==> inputs of build 80 <==
## Circle_Area_Calculator
module Circle_Area_Calculator(clk, rst, radius, area);
  input wire clk, rst;
  input wire [31:0] radius;
  output reg [31:0] area;
  wire [31:0] Square_radius, Result;
  parameter Pi = 32'b01000000010010010000111111010000;
  FloatMultiplier_rounding FM0(.Multiplicand(radius), .Multiplier(radius), .Result(Square_radius));
  FloatMultiplier_rounding FM1(.Multiplicand(Square_radius), .Multiplier(Pi), .Result(Result));
  always @(posedge clk) begin
	if(rst) begin
		area[31:0] <= 1'b0;
	end else begin
		area[31:0] <= Result[31:0];
	end
  end
endmodule
Settings: LEC_CHECK=0, ABC_AREA=1, CAP_MARGIN=20, CORE_MARGIN=2, CORE_UTILIZATION=72, CTS_CLUSTER_DIAMETER=353, CTS_CLUSTER_SIZE=79, MAX_ROUTING_LAYER=met4, PLACE_DENSITY_LB_ADDON=0.01, SLEW_MARGIN=20; clock period 22.1 ns.
run.sh (not shown) runs the stock make flow with config.mk's settings and CLKGATE_MAP_FILE=.
==> build 17: changes against build 80 <==
==> flow/config.mk (replaced) <==
export PLATFORM = sky130hd
export DESIGN_NAME = Circle_Area_Calculator
export DESIGN_NICKNAME = Circle_Area_Calculator
export VERILOG_FILES = /design/flow/design.v
export SDC_FILE = /design/flow/constraint.sdc
export NUM_CORES = 4
export LEC_CHECK = 0
export CAP_MARGIN = 20
export CORE_MARGIN = 2
export CORE_UTILIZATION = 32
export SLEW_MARGIN = 20
==> flow/constraint.sdc (replaced) <==
create_clock -name core_clock -period 45.4 [get_ports {clk}]
set_input_delay 9.0800 -clock core_clock [delete_from_list [all_inputs] [get_ports {clk}]]
set_output_delay 9.0800 -clock core_clock [all_outputs]
set_load 0.01 [all_outputs]
==> trial 36: changes against build 80 <==
==> flow/config.mk (replaced) <==
export PLATFORM = sky130hd
export DESIGN_NAME = Circle_Area_Calculator
export DESIGN_NICKNAME = Circle_Area_Calculator
export VERILOG_FILES = /design/flow/design.v
export SDC_FILE = /design/flow/constraint.sdc
export NUM_CORES = 4
export LEC_CHECK = 0
export CAP_MARGIN = 20
export CORE_MARGIN = 2
export CORE_UTILIZATION = 65
export MAX_ROUTING_LAYER = met4
export SLEW_MARGIN = 20
==> flow/constraint.sdc (replaced) <==
create_clock -name core_clock -period 26.9 [get_ports {clk}]
set_input_delay 5.3800 -clock core_clock [delete_from_list [all_inputs] [get_ports {clk}]]
set_output_delay 5.3800 -clock core_clock [all_outputs]
set_load 0.01 [all_outputs]
==> comparison table <==
metric                                                                            build 80   build 17                  trial 36
Count of nets left with antenna violations after detail routing                          -          0                         0
Result of the run                                                aborted with a tool error  no timing/DRC/antenna violations  finished with violations
Failing step                                                                  3_5_place_dp          -                         -
Layout check failures                                                                    -          -      negative setup slack
Met2 routed WL                                                                           -    37.3 mm                   49.6 mm
Register area                                                                            -    621 um2                   621 um2
FFs & Latches                                                                            -         31                        31
Number of warning messages in the logs                                                   -         30                        35
Multi-input combinational cell area                                                      -  29900 um2                 31100 um2
Row Count                                                                               77        116                        81
Hold_ws                                                                                  -    9.60 ns                   5.94 ns
Number of DRC violations after detailed-routing iteration 0                              -       1243                      2272
Mux share of post-synthesis cell area                                                   0%     0.609%                    0.609%
Sequential fraction of the synthesis area                                            1.91%      1.92%                     1.92%

---

==> trial 88 <==
Circle_Area_Calculator again, from the RTL that the note above started with.
export LEC_CHECK = 0
export ABC_AREA = 1
export CAP_MARGIN = 5
export CORE_MARGIN = 2
export CORE_UTILIZATION = 72
export CTS_CLUSTER_DIAMETER = 140
export SLEW_MARGIN = 20
create_clock -name core_clock -period 16.2 [get_ports {clk}]
==> trial 42: changes against trial 88 <==
ABC_AREA = 0   (was 1)
CAP_MARGIN = 20   (was 5)
CTS_CLUSTER_DIAMETER = 59   (was 140)
CTS_CLUSTER_SIZE = 15   (was unset)
TNS_END_PERCENT = 5   (was unset)
==> flow/constraint.sdc (replaced) <==
create_clock -name core_clock -period 30.0 [get_ports {clk}]
set_input_delay 6.0000 -clock core_clock [delete_from_list [all_inputs] [get_ports {clk}]]
set_output_delay 6.0000 -clock core_clock [all_outputs]
set_load 0.01 [all_outputs]
==> comparison table <==
| quantity | trial 42 | trial 88 |
|---|---|---|
| Vertical die dimension | 216 um | 216 um |
| Synth Seq Share | 1.92% | 1.91% |
| Global placer's final weighted congestion | 0.929 | 0.990 |
| Proportion of netlist area held by the largest area contributor | 24.4% | 24.3% |
| Number of library cell types mapped by synthesis | 106 | 69 |
| Netlist Area Pre-Place | 32300 um^2 | 32400 um^2 |
| DIE WIDTH | 216 um | 216 um |
| Area reported by Yosys stat | 32300 um^2 | 32400 um^2 |
| Post-synthesis mux area share | 0.609% | 0% |
| Area share of and/or/nand/nor cells after synthesis | 19.2% | 20.6% |
| Result of the run | finished clean | aborted with a tool error |
| Last stage reached | - | 3_5_place_dp |
| Dominant cell by count in the synthesized netlist | ha_1 | inv_1 |
| Core Util at FP | 72.9% | 73.2% |
| Number of cells in Yosys stat | 4297 | 5045 |
| Xor/xnor cell area share of the yosys netlist | 16.4% | 16.1% |
| Instance count of the mapped netlist | 4297 | 5045 |
| Mean area per synthesized cell | 7.51 um^2 | 6.43 um^2 |
| Ao+oa area frac | 25.5% | 16.9% |
| Adder share | 31.0% | 30.7% |

---

==> v30 <==
Starting RTL as in the previous note.
clock: 26.7 ns
lec_check: 0
abc_area: 1
cap_margin: 30
core_margin: 2
core_utilization: 57
cts_cluster_diameter: 219
cts_cluster_size: 82
gpl_timing_driven: 1
hold_slack_margin: 0.07
place_density_lb_addon: 0.11
setup_slack_margin: -0.45
slew_margin: 20
==> v33 (differences from v30) <==
Settings changed: CAP_MARGIN 30 to 20, CORE_UTILIZATION 57 to 68, CTS_CLUSTER_DIAMETER 219 to not set, CTS_CLUSTER_SIZE 82 to not set, GPL_TIMING_DRIVEN 1 to not set, HOLD_SLACK_MARGIN 0.07 to not set, MAX_ROUTING_LAYER set to met4, PLACE_DENSITY_LB_ADDON 0.11 to not set, SETUP_SLACK_MARGIN -0.45 to not set.
==> flow/constraint.sdc (replaced) <==
create_clock -name core_clock -period 24.5 [get_ports {clk}]
set_input_delay 4.9000 -clock core_clock [delete_from_list [all_inputs] [get_ports {clk}]]
set_output_delay 4.9000 -clock core_clock [all_outputs]
set_load 0.01 [all_outputs]
==> v15 (differences from v30) <==
Settings changed: CORE_ASPECT_RATIO set to 0.9, CORE_UTILIZATION 57 to 72, MAX_ROUTING_LAYER set to met4, PLACE_DENSITY_LB_ADDON 0.11 to 0.01, SETUP_SLACK_MARGIN -0.45 to 0.96.
==> flow/constraint.sdc (replaced) <==
create_clock -name core_clock -period 23.1 [get_ports {clk}]
set_input_delay 4.6200 -clock core_clock [delete_from_list [all_inputs] [get_ports {clk}]]
set_output_delay 4.6200 -clock core_clock [all_outputs]
set_load 0.01 [all_outputs]
==> summary of the runs <==
Synthesized area is the same in v33 and v30. Synthesized cell count is the same in v33 and v30. v30 passed the timing, DRC and antenna checks. v15 died in 4_1_cts. v33 ended with an error in 5_1_grt on GRT-0232. Die area, lowest first: v15, v33, v30.
==> figures <==
item                                                                        v30                         v33                     v15
Run status                                     no timing/DRC/antenna violations      stopped before the end  stopped before the end
Last stage reached                                                            -                     5_1_grt                 4_1_cts
Max H-tree Level                                                              2                           2                       -
Placed Area                                                         38400 sq um                 41100 sq um             42800 sq um
Floorplan utilization                                                     57.6%                       68.3%                   73.2%
Core footprint                                                      56300 sq um                 47400 sq um             44300 sq um
Vertical die size                                                        243 um                      222 um                  205 um
Place WS                                                               -1.08 ns                    -2.23 ns                -4.21 ns
Number of buffers created by CTS                                              5                           5                       -
Quantity of hold-fixing buffers added after cts                               0                           0                       -
CTS-repair resized insts                                                     11                         225                       -
GPL Wtd Cong                                                              0.914                       0.948                   0.975
Number of buffers on the longest clock path                                   2                           2                       -
Setup repair bufs after CTS                                                   0                          56                       -
Post-placement cell count                                                  6415                        6641                    6784
Chip area                                                           58800 sq um                 49500 sq um             46800 sq um
Floorplan row count                                                          87                          80                      73
Horizontal extent of the die                                             243 um                      222 um                  228 um
Share of the yosys chip area belonging to registers                       1.91%                       1.91%                   1.91%
Clock net sink count                                                         31                          31                       -
Post-detailed-placement half-perimeter wirelength                      74100 um                    81800 um               111000 um
Clock tree root buffer cell                          sky130_fd_sc_hd__clkbuf_16  sky130_fd_sc_hd__clkbuf_16                       -

---

==> try-delta: inputs <==
Starting RTL as in the previous note.
clock: 30.0 ns
lec_check: 0
cap_margin: 20
cell_pad_in_sites_detail_placement: 2
core_aspect_ratio: 0.99
core_margin: 3
core_utilization: 40
cts_cluster_diameter: 357
cts_cluster_size: 20
place_density_lb_addon: 0.24
setup_slack_margin: 4.29
slew_margin: 20
==> inputs of try-nickel, as changes to try-delta <==
Settings changed: ABC_AREA from default to 1, CELL_PAD_IN_SITES_DETAIL_PLACEMENT 2 to default, CORE_ASPECT_RATIO 0.99 to default, CORE_MARGIN 3 to 2, CORE_UTILIZATION 40 to 49, CTS_CLUSTER_DIAMETER 357 to 59, CTS_CLUSTER_SIZE 20 to 100, PLACE_DENSITY_LB_ADDON 0.24 to default, SETUP_SLACK_MARGIN 4.29 to default, TNS_END_PERCENT from default to 5.
==> impl_metrics.toml <==
# physical design summary
[outcome]
outcome = "did not finish"
stop_stage = "global routing"
run.stop_error = "[ERROR GRT-0232] Routing congestion too high. Check the congestion heatmap in the GUI."

[floorplanning]
floorplan.core_area_um2 = 79000
chipHeight_um = 289

[grt]
groute.layer.met1.usage_pct = 63.4
globalRouteOverflowTotal = 20

[yosys]
synth_mux_share_pct = 0.609
synth.top_cells.by_count = "ha_1, xnor2_1, a21oi_1"
synth_area_per_cell_um2 = 7.51
synth.most_common_cell = "ha_1"

[placed_design]
globalplace.congestion = 0.897
post_dp_cell_area_um2 = 35100
the above is filed under try-delta

==> impl_metrics.toml <==
# synthesis and place-and-route metrics
[yosys]
synth.most_common_cell = "inv_1"
synth.top_cells.by_count = "inv_1, nand2_1, ha_1"

[cells_and_area]
synthToLayoutAreaGrowth_pct = 6.85

[placed_design]
post_dp_cell_area_um2 = 34300

[grt]
globalRouteOverflowTotal = 0
grt_usage_pct = 23.6
groute.layer.met1.usage_pct = 33.0

[run]
tool_warnings = 30

[floorplanning]
floorplan.core_area_um2 = 65600
chipHeight_um = 261

[outcome]
outcome = "no timing/DRC/antenna violations"
the above is filed under try-nickel

